==> inputs of job 868 <==
==> flow/design.v (excerpt) <==
module aoc_day2 (
    input         clock,
    input         reset,
    input  [63:0] data_value,
    input         data_valid,
    output        data_ready,
    output        result_valid,
    output [63:0] result_value
);
    wire [1:0] debug_unused;
    aoc aoc (
        .clock        (clock),
        .reset        (reset),
        .puzzle       (5'b00100),
        .data_value   (data_value),
        .data_valid   (data_valid),
        .data_ready   (data_ready),
        .result_valid (result_valid),
        .result_value (result_value),
        .debug        (debug_unused)
    );
endmodule
Settings: LEC_CHECK=0, ABC_AREA=1, CAP_MARGIN=20, CORE_MARGIN=2, CORE_UTILIZATION=72, CTS_CLUSTER_DIAMETER=400, CTS_CLUSTER_SIZE=97, PLACE_DENSITY=0.41, SETUP_SLACK_MARGIN=0.22, SLEW_MARGIN=20, TNS_END_PERCENT=5; clock period 2.19 ns.
run.sh (not shown) runs the stock make flow with config.mk's settings and CLKGATE_MAP_FILE=.
==> job 5447: changes against job 868 <==
==> flow/config.mk (replaced) <==
export PLATFORM = sky130hd
export DESIGN_NAME = aoc_day2
export DESIGN_NICKNAME = aoc_day2
export VERILOG_FILES = /design/flow/design.v
export SDC_FILE = /design/flow/constraint.sdc
export NUM_CORES = 4
export LEC_CHECK = 0
export CAP_MARGIN = 20
export CORE_MARGIN = 2
export CORE_UTILIZATION = 40
export SLEW_MARGIN = 20
==> flow/constraint.sdc (replaced) <==
create_clock -name core_clock -period 5.0 [get_ports {clock}]
set_input_delay 1.0000 -clock core_clock [delete_from_list [all_inputs] [get_ports {clock}]]
set_output_delay 1.0000 -clock core_clock [all_outputs]
set_load 0.01 [all_outputs]
==> Changelog: implementation <==
## Implementation

* Status: timing/DRC/antenna clean
* Worst slack at placement at 1210 ps
* Synth cell types at 94
* GRT overflow at 0
* Placed Area at approximately 25,000 um2
* Fraction of the yosys area taken by sequential cells at 33.2%
* Gate Count Post-Synth at between 3,000 and 4,000
* XOR/XNOR Area Share at between 4 and 5%
* Met1 Use GR at 28.3%
* Chip Area, Yosys at 23,900 um2
* Synth Area per Inst at slightly below 8 um2
* Max H-tree Level at 2
* TritonCTS Buffers at roughly 47
* Global Route met2 Usage at roughly 36%
-- figures above: job 5447

==> Changelog: implementation <==
### Changed

* Gate Count Post-Synth at approximately 4,300
* Placed Area at 31,500 um2
* XOR/XNOR Area Share at under 10%
* Fraction of the yosys area taken by sequential cells at between 20% and 30%
* Global Route met2 Usage at 104%
* Status: stopped before the end
* Met1 Use GR at ~88%
* Run Error: [ERROR GRT-0232] Routing congestion too high. Check the congestion heatmap in the GUI.
* GRT overflow at approximately 920
* Failed at: global routing (5_1_grt)
* Synth Area per Inst at ~6.3 um2
* TritonCTS Buffers at 8
* Chip area at about 39,000 um2
* Synth cell types at 54
-- figures above: job 868


==> inputs of run X <==
Starting RTL as in the previous note.
Settings: LEC_CHECK=0, CAP_MARGIN=15, CORE_MARGIN=2, CORE_UTILIZATION=72, CTS_CLUSTER_DIAMETER=50, CTS_CLUSTER_SIZE=30, MIN_ROUTING_LAYER=met1, PLACE_DENSITY=0.66, SETUP_SLACK_MARGIN=0.81, SLEW_MARGIN=30, TNS_END_PERCENT=95; clock period 3.27 ns.
==> inputs of run Z, as changes to run X <==
--- a/flow/config.mk
+++ b/flow/config.mk
@@ -7,10 +7,8 @@
 export LEC_CHECK = 0
-export CAP_MARGIN = 15
+export CAP_MARGIN = 20
 export CORE_MARGIN = 2
-export CORE_UTILIZATION = 72
-export CTS_CLUSTER_DIAMETER = 50
+export CORE_UTILIZATION = 28
 export CTS_CLUSTER_SIZE = 30
 export MIN_ROUTING_LAYER = met1
-export PLACE_DENSITY = 0.66
-export SETUP_SLACK_MARGIN = 0.81
+export PLACE_DENSITY = 0.37
 export SLEW_MARGIN = 30
==> flow/constraint.sdc (replaced) <==
create_clock -name core_clock -period 2.75 [get_ports {clock}]
set_input_delay 0.5500 -clock core_clock [delete_from_list [all_inputs] [get_ports {clock}]]
set_output_delay 0.5500 -clock core_clock [all_outputs]
set_load 0.01 [all_outputs]
==> inputs of run E, as changes to run X <==
==> flow/config.mk (replaced) <==
export PLATFORM = sky130hd
export DESIGN_NAME = aoc_day2
export DESIGN_NICKNAME = aoc_day2
export VERILOG_FILES = /design/flow/design.v
export SDC_FILE = /design/flow/constraint.sdc
export NUM_CORES = 4
export LEC_CHECK = 0
export CAP_MARGIN = 20
export CORE_MARGIN = 2
export CORE_UTILIZATION = 67
export CTS_CLUSTER_SIZE = 20
export SLEW_MARGIN = 20
==> flow/constraint.sdc (replaced) <==
create_clock -name core_clock -period 3.35 [get_ports {clock}]
set_input_delay 0.6700 -clock core_clock [delete_from_list [all_inputs] [get_ports {clock}]]
set_output_delay 0.6700 -clock core_clock [all_outputs]
set_load 0.01 [all_outputs]
==> qor summary <==
metric                                                            run X                run E                 run Z
Cell Area, Placed                                           0.0259 mm^2          0.0257 mm^2           0.0293 mm^2
Final standard cell utilization of the core                           -                0.775                 0.420
# rows                                                               66                   69                   107
Post-CTS setup-driven buffer insertion count                        127                    0                    17
Post-CTS Resized                                                    482                    3                   162
Count of placed standard cells including taps                     3,509                3,552                 4,566
Comb. pwr                                                             -              11.6 mW               21.1 mW
Setup TNS                                                             -                 0 ps            -22,850 ps
Clock network power                                                   -              5.25 mW               7.16 mW
Biggest cell delay along the critical path                            -               570 ps                590 ps
Outcome                                                  did not finish  timing/DRC/antenna clean       failed layout checks
Failing step                                             global routing                    -                     -
Layout check failures                                                 -                    -  negative setup slack
Beginning of the worst register-to-register path                      -     aoc.bcd._120[16]      aoc.bcd._120[19]
Tool warning count                                                    -                   85                    82
Endpoint of the most critical register-to-register path               -  aoc.invalid_sum[47]   aoc.invalid_sum[53]
Dominant kind of cell                                                 -          logic gates           logic gates
Synth-to-layout area growth                                           -                14.7%                 49.1%
Vias per cell                                                         -                 6.34                  5.05
Combinational gate count                                              -                2,356                 2,358
Hold Path Class                                                       -           reg -> reg             in -> reg
Count of non-CTS inverters in the layout                              -                  140                   140
Overall die area                                            0.0347 mm^2          0.0372 mm^2           0.0878 mm^2
Die outline width                                                186 um               193 um                296 um
Core utilization before placement                                 0.734                0.676                 0.282
Final number of setup-violating endpoints                             -                    0                   219
Flip-flop and latch power                                             -              6.13 mW               7.33 mW

==> inputs of v38 <==
aoc_day2 again, from the RTL that the note above started with.
// aoc_day2
module aoc_day2 (
    input         clock,
    input         reset,
    input  [63:0] data_value,
    input         data_valid,
    output        data_ready,
    output        result_valid,
    output [63:0] result_value
);
    wire [1:0] debug_unused;
    aoc aoc (
        .clock        (clock),
        .reset        (reset),
        .puzzle       (5'b00100),
        .data_value   (data_value),
        .data_valid   (data_valid),
        .data_ready   (data_ready),
        .result_valid (result_valid),
        .result_value (result_value),
        .debug        (debug_unused)
    );
endmodule
clock: 3.06 ns
lec_check: 0
cap_margin: 20
core_margin: 2
core_utilization: 72
cts_cluster_diameter: 381
cts_cluster_size: 30
max_routing_layer: met4
min_routing_layer: met1
place_density: 0.66
setup_slack_margin: 0.4
slew_margin: 30
tns_end_percent: 95
==> v9: changes against v38 <==
==> flow/config.mk (replaced) <==
export PLATFORM = sky130hd
export DESIGN_NAME = aoc_day2
export DESIGN_NICKNAME = aoc_day2
export VERILOG_FILES = /design/flow/design.v
export SDC_FILE = /design/flow/constraint.sdc
export NUM_CORES = 4
export LEC_CHECK = 0
export CAP_MARGIN = 20
export CORE_MARGIN = 2
export CORE_UTILIZATION = 32
export SLEW_MARGIN = 20
==> flow/constraint.sdc (replaced) <==
create_clock -name core_clock -period 3.93 [get_ports {clock}]
set_input_delay 0.7860 -clock core_clock [delete_from_list [all_inputs] [get_ports {clock}]]
set_output_delay 0.7860 -clock core_clock [all_outputs]
set_load 0.01 [all_outputs]
==> v11: changes against v38 <==
==> flow/config.mk (replaced) <==
export PLATFORM = sky130hd
export DESIGN_NAME = aoc_day2
export DESIGN_NICKNAME = aoc_day2
export VERILOG_FILES = /design/flow/design.v
export SDC_FILE = /design/flow/constraint.sdc
export NUM_CORES = 4
export LEC_CHECK = 0
export CAP_MARGIN = 20
export CORE_MARGIN = 2
export CORE_UTILIZATION = 63
export SLEW_MARGIN = 20
==> flow/constraint.sdc (replaced) <==
create_clock -name core_clock -period 5.62 [get_ports {clock}]
set_input_delay 1.1240 -clock core_clock [delete_from_list [all_inputs] [get_ports {clock}]]
set_output_delay 1.1240 -clock core_clock [all_outputs]
set_load 0.01 [all_outputs]
==> v36: changes against v38 <==
--- a/flow/config.mk
+++ b/flow/config.mk
@@ -8,11 +8,10 @@
 export CAP_MARGIN = 20
 export CORE_MARGIN = 2
 export CORE_UTILIZATION = 72
-export CTS_CLUSTER_DIAMETER = 381
+export CTS_CLUSTER_DIAMETER = 97
 export CTS_CLUSTER_SIZE = 30
 export MAX_ROUTING_LAYER = met4
 export MIN_ROUTING_LAYER = met1
 export PLACE_DENSITY = 0.66
-export SETUP_SLACK_MARGIN = 0.4
 export SLEW_MARGIN = 30
 export TNS_END_PERCENT = 95
==> results <==
Number of standard cells in the layout, taps in and fillers out: v11 3606; v38 -; v9 4098; v36 3695
Area taken by flip-flops and latches: v11 0.00795 sq mm; v38 -; v9 0.00796 sq mm; v36 0.00797 sq mm
Non-CTS buffers: v11 123; v38 -; v9 154; v36 339
Internal portion of total power: v11 7.33 mW; v38 -; v9 10.7 mW; v36 13.0 mW
Status: v11 timing/DRC/antenna clean; v38 aborted with a tool error; v9 timing/DRC/antenna clean; v36 finished with violations
Failing step: v11 -; v38 5_1_grt; v9 -; v36 -
Layout check failures: v11 -; v38 -; v9 -; v36 negative setup slack
Clock Skew: v11 0.0190 ns; v38 -; v9 0.0390 ns; v36 0.0233 ns
Number of tap cells inserted: v11 511; v38 -; v9 969; v36 442
Total routed wirelength: v11 63.3 mm; v38 -; v9 66.7 mm; v36 70.1 mm
Flop-to-flop setup slack: v11 1.58 ns; v38 -; v9 0.34 ns; v36 -0.04 ns
Final hold slack: v11 0.452 ns; v38 -; v9 0.449 ns; v36 0.458 ns
Tool warning count: v11 83; v38 -; v9 81; v36 86
CTS tree: v11 yes; v38 -; v9 yes; v36 yes
# setup viols final: v11 0; v38 -; v9 0; v36 8
Number of maximum-capacitance constraint violations: v11 0; v38 -; v9 0; v36 0
Critical path's largest stage delay: v11 0.70 ns; v38 -; v9 0.49 ns; v36 0.48 ns
Post-route worst setup slack: v11 1.58 ns; v38 -; v9 0.341 ns; v36 -0.0413 ns
Power Combinational: v11 6.05 mW; v38 -; v9 8.90 mW; v36 14.4 mW
Effective utilization at floorplan: v11 63.7%; v38 73.4%; v9 32.3%; v36 73.4%
Inverters excl. clock: v11 140; v38 -; v9 140; v36 140
Antenna cells: v11 0; v38 -; v9 0; v36 0
Clock-pin transition on the worst setup and hold timing paths: v11 0.06 ns; v38 -; v9 0.06 ns; v36 0.12 ns
Arrival @ worst endpoint: v11 4.56 ns; v38 -; v9 4.06 ns; v36 3.56 ns
Utilization after layout: v11 70.7%; v38 -; v9 37.1%; v36 85.4%
Post-detailed-route via-to-cell ratio: v11 6.22; v38 -; v9 5.33; v36 6.55

==> inputs of job 3212 <==
Starting RTL as in the previous note.
make LEC_CHECK=0 ABC_AREA=0 CAP_MARGIN=20 CELL_PAD_IN_SITES_DETAIL_PLACEMENT=1 CELL_PAD_IN_SITES_GLOBAL_PLACEMENT=1 CORE_ASPECT_RATIO=0.71 CORE_MARGIN=2 CORE_UTILIZATION=40 CTS_CLUSTER_SIZE=85 GPL_ROUTABILITY_DRIVEN=0 MIN_ROUTING_LAYER=met1 PLACE_DENSITY_LB_ADDON=0.09 SLEW_MARGIN=20 finish   # period 5.0 ns
==> job 8581: changes against job 3212 <==
Settings changed: ABC_AREA 0 to default, CELL_PAD_IN_SITES_DETAIL_PLACEMENT 1 to default, CELL_PAD_IN_SITES_GLOBAL_PLACEMENT 1 to default, CORE_ASPECT_RATIO 0.71 to default, CORE_UTILIZATION 40 to 58, CTS_CLUSTER_SIZE 85 to 30, GPL_ROUTABILITY_DRIVEN 0 to default, PLACE_DENSITY from default to 0.64, PLACE_DENSITY_LB_ADDON 0.09 to default, SLEW_MARGIN 20 to 30, TNS_END_PERCENT from default to 95.
==> flow/constraint.sdc (replaced) <==
create_clock -name core_clock -period 2.96 [get_ports {clock}]
set_input_delay 0.5920 -clock core_clock [delete_from_list [all_inputs] [get_ports {clock}]]
set_output_delay 0.5920 -clock core_clock [all_outputs]
set_load 0.01 [all_outputs]
==> comparison table <==
item                                                                              job 8581                    job 3212
Run status                                                                 failed layout checks    timing/DRC/antenna clean
Violated checks                                                               setup timing                           -
Share of the cycle needed by the critical path after routing                          104%                       78.5%
DR WL/cell                                                                         17.8 um                     20.2 um
Postcts setup bufs                                                                       8                           0
First-pass iteration count of the detailed router                                        6                           5
Count of plain and timing-repair buffers                                               440                         128
Delay contributed by the slowest stage of the critical path                         360 ps                      660 ps
Metal-1 WL                                                                         30.2 mm                     39.2 mm
Crit Reg-Reg Endpoint                                           aoc.range[33]$_SDFFE_PP0P_  aoc.range[32]$_SDFFE_PP0P_
Detail Route met3 WL                                                               3.98 mm                     3.03 mm
Minimum setup slack after placement                                                -322 ps                     1120 ps
Sw frac                                                                              41.8%                       46.3%
Core area                                                                      40700 sq um                 59100 sq um
Worst min-delay path endpoint                                 aoc.bcd._38[35]$_SDFFE_PP0P_  aoc.range[25]$_SDFFE_PP0P_
Net Sw Power                                                                       11.8 mW                     7.16 mW
Non-clock buffer contribution to total cell area                                     12.7%                       4.57%
Maximum clock frequency                                                            325 MHz                     255 MHz
Setup repair after global routing missed its margin                                   true                       false
Worst reg-to-reg setup slack                                                       -120 ps                     1070 ps
Leakage Power                                                                      11.9 nW                     10.1 nW
Cell Rows                                                                               74                          75

==> inputs of run a <==
aoc_day2 again, from the RTL that the note above started with.
==> flow/config.mk <==
export PLATFORM = sky130hd
export DESIGN_NAME = aoc_day2
export DESIGN_NICKNAME = aoc_day2
export VERILOG_FILES = /design/flow/design.v
export SDC_FILE = /design/flow/constraint.sdc
export NUM_CORES = 4
export LEC_CHECK = 0
export CAP_MARGIN = 15
export CORE_MARGIN = 2
export CORE_UTILIZATION = 72
export CTS_CLUSTER_DIAMETER = 50
export CTS_CLUSTER_SIZE = 30
export MIN_ROUTING_LAYER = met1
export PLACE_DENSITY = 0.66
export SETUP_SLACK_MARGIN = 0.82
export SLEW_MARGIN = 30
export TNS_END_PERCENT = 95
==> flow/constraint.sdc <==
create_clock -name core_clock -period 3.27 [get_ports {clock}]
set_input_delay 0.6540 -clock core_clock [delete_from_list [all_inputs] [get_ports {clock}]]
set_output_delay 0.6540 -clock core_clock [all_outputs]
set_load 0.01 [all_outputs]
==> inputs of run b, as changes to run a <==
==> flow/config.mk (replaced) <==
export PLATFORM = sky130hd
export DESIGN_NAME = aoc_day2
export DESIGN_NICKNAME = aoc_day2
export VERILOG_FILES = /design/flow/design.v
export SDC_FILE = /design/flow/constraint.sdc
export NUM_CORES = 4
export LEC_CHECK = 0
export ABC_AREA = 1
export CAP_MARGIN = 20
export CORE_ASPECT_RATIO = 1.4
export CORE_MARGIN = 2
export CORE_UTILIZATION = 72
export CTS_CLUSTER_SIZE = 10
export SLEW_MARGIN = 20
==> flow/constraint.sdc (replaced) <==
create_clock -name core_clock -period 1.14 [get_ports {clock}]
set_input_delay 0.2280 -clock core_clock [delete_from_list [all_inputs] [get_ports {clock}]]
set_output_delay 0.2280 -clock core_clock [all_outputs]
set_load 0.01 [all_outputs]
==> comparison table <==
metric                                                                              run a                           run b
Status                                                                     did not finish                  did not finish
Stage where the flow stopped                                     global routing (5_1_grt)  clock tree synthesis (4_1_cts)
Core utilization before placement                                                  73.37%                          72.84%
Last weighted congestion value of the routability-driven placer                    0.9554                           1.116
Floorplan core area                                                            32620 um^2                      37420 um^2
Mapped cell area                                                               23930 um^2                      27250 um^2
Chip area from the yosys synthesis statistics                                  23930 um^2                      27250 um^2
Synth cell types                                                                       94                              54
Number of nets in the synthesized netlist                                            3321                            4574
Area share of fa/ha/maj cells after synthesis                                      9.003%                          7.906%
Total placed cells including tap cells                                               3509                            5545
Chip width                                                                       186.3 um                        168.4 um
Height of the chip                                                               186.3 um                        234.2 um
Aoi share                                                                          22.08%                          15.99%
Seq/Total Area, Yosys                                                              33.21%                          29.16%
Standard-cell row count                                                                66                              84
Area share of the leading cell type in the synthesized netlist                     33.21%                          29.16%
Area of the chip                                                               34720 um^2                      39440 um^2
DP Area                                                                        25920 um^2                      35850 um^2
Synthesized netlist cell count                                                       3083                            4336
Cells in synth_stat.txt                                                              3083                            4336
Placed wire-length estimate                                                      46.16 mm                        91.80 mm
Post-Synth Simple-Gate Area                                                        22.48%                          32.63%
Per-instance average area after synthesis                                      7.763 um^2                      6.285 um^2
Power figures rest on the tool's default switching activity, not on a simulated workload.
